==> job 1960: inputs <==
## cordic
module cordic #(
    parameter data_width = 16,
    parameter iterations = 15
    )(
    input clk,
    input reset_n,
    input logic signed [data_width-1:0] angle,
    input logic signed [data_width-1:0] x_i,
    input logic signed [data_width-1:0] y_i,
    output logic signed [data_width-1:0] cos,
    output logic signed [data_width-1:0] sin,
    input valid_in,
    output logic valid_out
    );
Settings: LEC_CHECK=0, ABC_AREA=1, CAP_MARGIN=20, CORE_MARGIN=2, CORE_UTILIZATION=71, CTS_CLUSTER_DIAMETER=232, PLACE_DENSITY_LB_ADDON=0.01, SLEW_MARGIN=20; clock period 2.57 ns.
run.sh (not shown) runs the stock make flow with config.mk's settings and CLKGATE_MAP_FILE=.
==> job 188 (differences from job 1960) <==
- CORE_UTILIZATION: 71 -> 72
- CTS_CLUSTER_DIAMETER: 232 -> default
- CTS_CLUSTER_SIZE: default -> 99
- PLACE_DENSITY: default -> 0.37
- PLACE_DENSITY_LB_ADDON: 0.01 -> default
- TNS_END_PERCENT: default -> 20
==> flow/constraint.sdc (replaced) <==
create_clock -name core_clock -period 1.97 [get_ports {clk}]
set_input_delay 0.3940 -clock core_clock [delete_from_list [all_inputs] [get_ports {clk}]]
set_output_delay 0.3940 -clock core_clock [all_outputs]
set_load 0.01 [all_outputs]
==> job 3022 (differences from job 1960) <==
- ABC_AREA: 1 -> default
- CELL_PAD_IN_SITES_GLOBAL_PLACEMENT: default -> 0
- CORE_UTILIZATION: 71 -> 66
- CTS_CLUSTER_DIAMETER: 232 -> 44
- GPL_TIMING_DRIVEN: default -> 1
- HOLD_SLACK_MARGIN: default -> -0.04
- MAX_ROUTING_LAYER: default -> met5
- PLACE_DENSITY_LB_ADDON: 0.01 -> default
- SETUP_SLACK_MARGIN: default -> -0.19
- TNS_END_PERCENT: default -> 50
==> flow/constraint.sdc (replaced) <==
create_clock -name core_clock -period 3.32 [get_ports {clk}]
set_input_delay 0.6640 -clock core_clock [delete_from_list [all_inputs] [get_ports {clk}]]
set_output_delay 0.6640 -clock core_clock [all_outputs]
set_load 0.01 [all_outputs]
==> job 9681 (differences from job 1960) <==
- ABC_AREA: 1 -> default
- CORE_UTILIZATION: 71 -> 40
- CTS_CLUSTER_DIAMETER: 232 -> default
- PLACE_DENSITY_LB_ADDON: 0.01 -> default
==> flow/constraint.sdc (replaced) <==
create_clock -name core_clock -period 3.8 [get_ports {clk}]
set_input_delay 0.7600 -clock core_clock [delete_from_list [all_inputs] [get_ports {clk}]]
set_output_delay 0.7600 -clock core_clock [all_outputs]
set_load 0.01 [all_outputs]
==> comparison <==
Job 3022 completed, yet does not pass: negative setup slack. Job 188 died in clock tree synthesis (4_1_cts) on DPL-0038. Job 9681 completed without violations. Job 1960 aborted during global routing (5_1_grt).
Between job 9681 and job 3022, the lower die area is in job 3022 (gap about 64%, measured against job 3022).
Sequential share of layout area: job 9681 is higher than job 3022 (0.93 points).
Of job 3022 and job 9681, job 9681 has the higher register-to-register slack (gap 0.24 ns).
Flip-flop count is the same in job 9681 and job 3022.
Between job 9681 and job 3022, the lower final area is in job 9681 (gap about 3.4%, measured against job 3022).
Between job 9681 and job 3022, the lower critical path depth is in job 9681 (gap 5).
In job 9681 the via count is smaller than in job 3022, by 5.8%.
Synthesized cell count: job 188 is higher than job 9681 (41%).
Clock skew: job 9681 is higher than job 3022 (0.033 ns).
==> figures <==
|  | job 9681 | job 3022 | job 1960 | job 188 |
|---|---|---|---|---|
| Met3 wire length | 4198 um | 7955 um | - | - |
| Total number of vias | 47980 | 50930 | - | - |
| Area added between synthesis and finish | 11.17% | 15.08% | - | - |
| Worst R2R Start | z[1][15] | y[10][10] | - | - |
| Height of the die | 394.3 um | 307.8 um | 306.8 um | 304.7 um |
| Chip area | 155400 um^2 | 94750 um^2 | 94150 um^2 | 92860 um^2 |
| Max-area cell class | logic gates | logic gates | - | - |
| Outcome | complete, no violations | finished with violations | stopped before the end | stopped before the end |
| Failing step | - | - | global routing (5_1_grt) | clock tree synthesis (4_1_cts) |
| Violated checks | - | negative setup slack | - | - |
| Placement Rows | 143 | 111 | 111 | 110 |
| Final setup violation count | 0 | 8 | - | - |
| Reg-to-reg endpoint | z[2][15] | x[11][14] | - | - |
| Post-layout period usage | 95.89% | 102.4% | - | - |
| Final wirelength | 150100 um | 161700 um | - | - |
| Worst Hold Class | input port to asynchronous set/reset pin | input port to register | - | - |
| Yosys cell count | 6641 | 6641 | 9366 | 9366 |
| Detailed placer's ending HPWL | 116900 um | 125400 um | 150900 um | 193700 um |
| Area taken by flip-flops and latches | 18640 um^2 | 18640 um^2 | - | - |
| Final cell area excluding filler cells | 67720 um^2 | 70110 um^2 | - | - |
| Synth Area in Compound Gates | 19.25% | 19.25% | 14.86% | 14.86% |
| Count of buffers added by post-CTS timing repair for setup | 0 | 0 | 109 | - |

* * *

==> willow: inputs <==
==> flow/design.v <==
module cordic #(
    parameter data_width = 16,
    parameter iterations = 15
    )(
    input clk,
    input reset_n,
    input logic signed [data_width-1:0] angle,
    input logic signed [data_width-1:0] x_i,
    input logic signed [data_width-1:0] y_i,
    output logic signed [data_width-1:0] cos,
    output logic signed [data_width-1:0] sin,
    input valid_in,
    output logic valid_out
    );
    logic signed [data_width-1:0] atan_table [0:iterations-1];
    assign atan_table[0]  = 'd12867;   
    assign atan_table[1]  = 'd7596;    
    assign atan_table[2]  = 'd4013;    
    assign atan_table[3]  = 'd2037;    
    assign atan_table[4]  = 'd1021;    
    assign atan_table[5]  = 'd511;     
    assign atan_table[6]  = 'd256;     
    assign atan_table[7]  = 'd128;     
    assign atan_table[8]  = 'd64;      
    assign atan_table[9]  = 'd32;      
    assign atan_table[10] = 'd16;      
    assign atan_table[11] = 'd8;       
    assign atan_table[12] = 'd4;       
    assign atan_table[13] = 'd2;       
    assign atan_table[14] = 'd1;       
    logic signed [data_width-1:0] x [0:iterations], y [0:iterations], z [0:iterations];
    logic [$clog2(iterations)-1:0] iteration;
    logic valid_pipe [0:iterations];
    always_ff @(posedge clk or negedge reset_n) begin
        if (!reset_n) begin
            x[0] <= 0;
            y[0] <= 0;
            z[0] <= 0;
            valid_pipe[0] <= 0;
        end else if (valid_in) begin
            case (angle[15:14])
                2'b00: begin
                    x[0] <= x_i;
                    y[0] <= y_i;
                    z[0] <= angle;
                end
                2'b01: begin
                    x[0] <= -y_i;
                    y[0] <= x_i;
                    z[0] <= {2'b00, angle[13:0]};
                end
                2'b10: begin
                    x[0] <= -x_i;
                    y[0] <= -y_i;
                    z[0] <= {2'b11, angle[13:0]};
                end
                2'b11: begin
                    x[0] <= y_i;
                    y[0] <= -x_i;
                    z[0] <= -angle;
                end
            endcase
            valid_pipe[0] <= 1;
        end else begin
            valid_pipe[0] <= 0;
        end
    end
    genvar i;
    generate
        for (i = 0; i < iterations; i = i + 1) begin : cordic_pipeline
            always_ff @(posedge clk or negedge reset_n) begin
                if (!reset_n) begin
                    x[i+1] <= 0;
                    y[i+1] <= 0;
                    z[i+1] <= 0;
                    valid_pipe[i+1] <= 0;
                end else if (valid_pipe[i]) begin
                    if (z[i] < 0) begin
                        x[i+1] <= x[i] + (y[i] >>> i);
                        y[i+1] <= y[i] - (x[i] >>> i);
                        z[i+1] <= z[i] + atan_table[i];
                    end else begin
                        x[i+1] <= x[i] - (y[i] >>> i);
                        y[i+1] <= y[i] + (x[i] >>> i);
                        z[i+1] <= z[i] - atan_table[i];
                    end
                    valid_pipe[i+1] <= 1;
                end else begin
                    valid_pipe[i+1] <= 0;
                end
            end
        end
    endgenerate
    assign cos = x[iterations];
    assign sin = y[iterations];
    assign valid_out = valid_pipe[iterations];
endmodule
==> flow/run.sh <==
#!/bin/bash
# the make line also repeats each setting of config.mk as NAME=value (left out here)
make -C /OpenROAD-flow-scripts/flow DESIGN_CONFIG=/design/flow/config.mk WORK_HOME=/design/flow/orfs CLKGATE_MAP_FILE= finish
==> flow/config.mk <==
export PLATFORM = sky130hd
export DESIGN_NAME = cordic
export DESIGN_NICKNAME = cordic
export VERILOG_FILES = /design/flow/design.v
export SDC_FILE = /design/flow/constraint.sdc
export NUM_CORES = 4
export LEC_CHECK = 0
export ABC_AREA = 1
export CAP_MARGIN = 20
export CORE_MARGIN = 2
export CORE_UTILIZATION = 72
export CTS_CLUSTER_DIAMETER = 371
export CTS_CLUSTER_SIZE = 99
export PLACE_DENSITY = 0.85
export SLEW_MARGIN = 20
export TNS_END_PERCENT = 20
==> flow/constraint.sdc <==
create_clock -name core_clock -period 1.97 [get_ports {clk}]
set_input_delay 0.3940 -clock core_clock [delete_from_list [all_inputs] [get_ports {clk}]]
set_output_delay 0.3940 -clock core_clock [all_outputs]
set_load 0.01 [all_outputs]
==> lagoon (differences from willow) <==
==> flow/config.mk (replaced) <==
export PLATFORM = sky130hd
export DESIGN_NAME = cordic
export DESIGN_NICKNAME = cordic
export VERILOG_FILES = /design/flow/design.v
export SDC_FILE = /design/flow/constraint.sdc
export NUM_CORES = 4
export LEC_CHECK = 0
export CAP_MARGIN = 20
export CELL_PAD_IN_SITES_GLOBAL_PLACEMENT = 0
export CORE_MARGIN = 2
export CORE_UTILIZATION = 70
export CTS_CLUSTER_DIAMETER = 355
export GPL_TIMING_DRIVEN = 1
export HOLD_SLACK_MARGIN = -0.04
export MAX_ROUTING_LAYER = met4
export SETUP_SLACK_MARGIN = -0.19
export SLEW_MARGIN = 20
export TNS_END_PERCENT = 50
==> flow/constraint.sdc (replaced) <==
create_clock -name core_clock -period 3.04 [get_ports {clk}]
set_input_delay 0.6080 -clock core_clock [delete_from_list [all_inputs] [get_ports {clk}]]
set_output_delay 0.6080 -clock core_clock [all_outputs]
set_load 0.01 [all_outputs]
==> delta (differences from willow) <==
==> flow/config.mk (replaced) <==
export PLATFORM = sky130hd
export DESIGN_NAME = cordic
export DESIGN_NICKNAME = cordic
export VERILOG_FILES = /design/flow/design.v
export SDC_FILE = /design/flow/constraint.sdc
export NUM_CORES = 4
export LEC_CHECK = 0
export CAP_MARGIN = 20
export CORE_MARGIN = 2
export CORE_UTILIZATION = 71
export CTS_CLUSTER_DIAMETER = 215
export SETUP_SLACK_MARGIN = -0.25
export SLEW_MARGIN = 20
==> flow/constraint.sdc (replaced) <==
create_clock -name core_clock -period 2.82 [get_ports {clk}]
set_input_delay 0.5640 -clock core_clock [delete_from_list [all_inputs] [get_ports {clk}]]
set_output_delay 0.5640 -clock core_clock [all_outputs]
set_load 0.01 [all_outputs]
==> qor summary <==
quantity	delta	lagoon	willow
Result of the run	did not finish	finished with violations	did not finish
Stage where the flow stopped	5_1_grt	-	4_1_cts
Violated checks	-	setup timing	-
Fraction of post-synthesis cell area in the top cell type by area	0.306	0.306	0.286
Clk root buf	sky130_fd_sc_hd__clkbuf_16	sky130_fd_sc_hd__clkbuf_16	-
Clock Tree Buf Depth	3	3	-
Cell count after placement	8968	8549	12300
Number of rows in the core area	107	108	110
Max H-tree Level	3	3	-
Pre-CTS setup slack	-539 ps	-363 ps	-1060 ps
Fp_density	0.715	0.704	0.725
Cell area after placement	72600 µm²	69200 µm²	83200 µm²
Full die area	88200 µm²	89400 µm²	92900 µm²
Die width	297 µm	299 µm	305 µm
Number of library cell types mapped by synthesis	87	87	49
RePlAce Congestion	0.993	0.993	1.04
Net count of the mapped netlist	7447	7447	10200
Area fraction in xor and xnor cells	0.105	0.105	0.0597
Post-cts sizing count	420	59	-
